job 2768:
## lab4_2
module lab4_2( 
              input wire      mode,
              input wire[2:0] opCode,
              input wire[3:0] value,
              input clk,
              input reset,
              output reg[9:0] result,
              output reg cacheFull,
              output reg invalidOp,
              output reg overflow);
	reg [2:0] opcode_array[0:31];
	reg [3:0] value_array[0:31];
	integer i;
	reg [10:0] counter;
	reg [10:0] counter2;
	reg [20:0] p0;
	reg [20:0] p1;
	reg [10:0] temp_for_p0_p1_change;	
	reg temp_for_bit_change;
	reg [6:0] PC;
	reg [6:0] begin_PC;
	reg flag;
    always @(posedge clk or posedge reset) begin 
		if(reset) begin
			for(i=0;i<32;i=i+1)begin
				opcode_array[i] = 0;
				value_array[i] = 0;
			end
		   invalidOp = 0;  
			cacheFull = 0;
			overflow = 0;
		   counter = 0;	  
		   counter2= 0;	  
		   p0 = 0;	  
		   p1 = 0;  
		   PC = 0;
		   flag = 0;
		   begin_PC = 0;
		   result = 0;
		end else begin
			if(mode == 1) begin 
				temp_for_p0_p1_change = p0;
			   if(opcode_array[PC] == 0) begin		  
					p0 = p0 + value_array[PC]; 			  
			   end
			   if(opcode_array[PC] == 1) begin
					p0 = p0 + p1 + value_array[PC];				  
			   end
			   if(opcode_array[PC] == 2) begin
					p0 = p0 * p1 + value_array[PC];					
			   end
			   if(opcode_array[PC] == 4) begin 
					counter2 = 0;
					for(i=0;i<10;i=i+1) begin			
						if(p0[i] == 1) counter2 = counter2 + 1; 						
					end			
					p0 = counter2;	  
			   end
			   if(opcode_array[PC] == 5) begin
					for(i=0;i<5;i=i+1) begin
						temp_for_bit_change = p0[i];			
						p0[i] = p0[9-i];			
						p0[9-i] = temp_for_bit_change;
					end
			   end
			   if(opcode_array[PC] == 6) begin					
  ...
Settings: LEC_CHECK=0, ABC_AREA=1, CAP_MARGIN=20, CORE_MARGIN=2, CORE_UTILIZATION=71, CTS_CLUSTER_SIZE=31, HOLD_SLACK_MARGIN=0.29, MIN_ROUTING_LAYER=met1, PLACE_DENSITY=0.67, SLEW_MARGIN=30; clock period 9.04 ns.
run.sh (not shown) runs the stock make flow with config.mk's settings and CLKGATE_MAP_FILE=.
Job 2768 | ERROR | 5_1_grt
diff inputs: job 2768 => job 6072
Settings: SLEW_MARGIN: 30 -> 35; HOLD_SLACK_MARGIN: 0.29 -> unset; CORE_UTILIZATION: 71 -> 65; PLACE_DENSITY: 0.67 -> unset; CTS_CLUSTER_SIZE: 31 -> unset; ABC_AREA: 1 -> unset; CAP_MARGIN: 20 -> 0; CTS_CLUSTER_DIAMETER: unset -> 29; SETUP_SLACK_MARGIN: unset -> 2.01; the clock period (ns, I/O delays scaled along): 9.04 -> 7.35.
Results
Taking job 2768 as the reference point, the portion of netlist area occupied by mux cells of job 6072 rises by 16 points.
Diff job 2768 -> job 6072: half-perimeter wire length of the detailed placement result now larger; number of buffers added for setup after CTS went down by 42; H-tree level count up 1.
Number of unique standard cell types used by synthesis, job 2768 and job 6072: larger value in job 6072
Job 6072 against job 2768: die area went up 11%; average cell area after synthesis higher; post-synthesis share of cell area spent on and, or, nand and nor gates moved down; number of flops mapped to enable cells by yosys ~0 delta.
STATUS run=job 6072 STAGES=ALL_DONE FINAL_CHECKS=FAILED CAUSE=setup timing
Relative to job 2768, the netlist area before placement measured on job 6072 has increased by a few percent.
Compared to job 2768, job 6072 has final estimated routing congestion in global placement about 4.3% higher.
> inputs changed (job 6072 -> job 6285)
Settings: PLACE_DENSITY_LB_ADDON newly set to 0.17; CORE_UTILIZATION changed from 65 to 40; MAX_ROUTING_LAYER newly set to met4; MIN_ROUTING_LAYER changed from met1 to met2; SLEW_MARGIN changed from 35 to 20; CTS_CLUSTER_DIAMETER removed (was 29); CAP_MARGIN changed from 0 to 20; SETUP_SLACK_MARGIN removed (was 2.01); the clock period (ns, I/O delays scaled along) changed from 7.35 to 12.5.
[summary]
In the floorplan summary, job 6285 is listed with a die area greater than that of job 6072.
Diff job 6285..job 6072 | synthesis area per yosys | unchanged
The first-iteration DRC count in job 6285 sits 100% above the value recorded for job 6072.
Job 6285 finished end to end and its layout was clean on timing, DRC and antenna.
Job 6285 supports a lower top clock frequency than job 6072.
For job 6285, the layer with the highest usage after global routing was met3, unlike job 6072, where it was met2.
What job 203 does differently from job 6285 at the input level:
Settings: an added TNS_END_PERCENT of 5; a change of CORE_UTILIZATION from 40 to 72; a deleted MAX_ROUTING_LAYER that had been met4; a deleted MIN_ROUTING_LAYER that had been met2; an added SETUP_SLACK_MARGIN of 2.23; an added ABC_AREA of 1; a change of PLACE_DENSITY_LB_ADDON from 0.17 to 0.2; a change of the clock period (ns, I/O delays scaled along) from 12.5 to 7.47.
Notes after the runs:
Job 203 finished all stages; layout check result: FAIL, due to setup timing.
Chip area line of the yosys report: job 203 lower than job 6285
The standard cell core area in job 203 sits 46% below the value recorded for job 6285.
Across both runs, fraction of met3 tracks used by global routing was lower for job 203 than for job 6285.
Sequential share of layout area: job 203 lower than job 6285
Against job 6285, job 203 comes in about 9% lower on number of clock-tree buffers in the layout.

## tundra
Starting RTL as in the previous note.
make LEC_CHECK=0 ABC_AREA=1 CAP_MARGIN=20 CORE_MARGIN=2 CORE_UTILIZATION=72 CTS_CLUSTER_SIZE=100 PLACE_DENSITY=0.36 SETUP_SLACK_MARGIN=1.89 SLEW_MARGIN=20 TNS_END_PERCENT=5 finish   # period 6.78 ns
Stage in which a tool error killed tundra: global routing (5_1_grt).
Modified inputs, lagoon compared to tundra
-- flow/config.mk --
<<< tundra, line 8
export ABC_AREA = 1
>>> lagoon, line 8
<<< tundra, line 12
export CTS_CLUSTER_SIZE = 100
export PLACE_DENSITY = 0.36
export SETUP_SLACK_MARGIN = 1.89
>>> lagoon, line 11
export CTS_CLUSTER_SIZE = 32
export PLACE_DENSITY_LB_ADDON = 0.15
export SETUP_SLACK_MARGIN = -1.01
<<< tundra, line 16
export TNS_END_PERCENT = 5
>>> lagoon, line 15
==> flow/constraint.sdc <==
create_clock -name core_clock -period 10.1 [get_ports {clk}]
set_input_delay 2.0200 -clock core_clock [delete_from_list [all_inputs] [get_ports {clk}]]
set_output_delay 2.0200 -clock core_clock [all_outputs]
set_load 0.01 [all_outputs]
- lagoon finished all stages; layout check result: FAIL, due to negative setup slack.
- lagoon vs tundra, routability-driven placement congestion ratio went up by about 2.8%.
- tundra → lagoon: placement-stage cell area saw a decrease, area enclosed by the die boundary now larger, net count after synthesis decreased by 573 relative to the old numbers.
Relative to lagoon, the following input files were edited for ember:
-- flow/config.mk --
<<< lagoon, line 10
export CORE_UTILIZATION = 72
export CTS_CLUSTER_SIZE = 32
export PLACE_DENSITY_LB_ADDON = 0.15
export SETUP_SLACK_MARGIN = -1.01
>>> ember, line 10
export CORE_UTILIZATION = 34
==> flow/constraint.sdc <==
create_clock -name core_clock -period 12.2 [get_ports {clk}]
set_input_delay 2.4400 -clock core_clock [delete_from_list [all_inputs] [get_ports {clk}]]
set_output_delay 2.4400 -clock core_clock [all_outputs]
set_load 0.01 [all_outputs]
Reported for lagoon and ember, synthesized cell count turned out identical to the last digit.
Cmp lagoon and ember / final cycle utilization of the critical path / lower: ember
ember | stages: all done | timing, DRC, antenna: all pass
ember has core box area above what lagoon had.
Delta (ember minus lagoon): tightest slew margin relative to the limit went up 13 points, post-layout utilization of the core went down 48 points.
Relative to ember, the following input files were edited for violet:
-- flow/config.mk --
<<< ember, line 8
export CAP_MARGIN = 20
>>> violet, line 8
export CAP_MARGIN = 30
<<< ember, line 10
export CORE_UTILIZATION = 34
export SLEW_MARGIN = 20
>>> violet, line 10
export CORE_UTILIZATION = 40
export GPL_TIMING_DRIVEN = 0
export SLEW_MARGIN = 40
==> flow/constraint.sdc <==
create_clock -name core_clock -period 7.44 [get_ports {clk}]
set_input_delay 1.4880 -clock core_clock [delete_from_list [all_inputs] [get_ports {clk}]]
set_output_delay 1.4880 -clock core_clock [all_outputs]
set_load 0.01 [all_outputs]
[summary]
- The first element of the critical path comes out PC[0]$_DFFE_PP0P_ in one run and PC[4]$_DFFE_PP0P_ in the other, namely in ember and violet respectively.
- Count of vias placed by the detailed router in violet is 5.6% higher than in ember
- Number of inserted filler cells in the final layout came out lower on violet than on ember.
- Of violet and ember, only ember finishes the flow clean.
- Fmax: violet below ember
- Comparing violet and ember, the lower worst hold path stage count is on ember.
- Footprint of the multi-input gates went up by a few percent going from ember to violet.
- Going from ember to violet, minimum clock period after layout picked up an extra 0.66 ns, via density per instance picked up an extra 5.8%, non-clock buffer count picked up an extra about 60%.
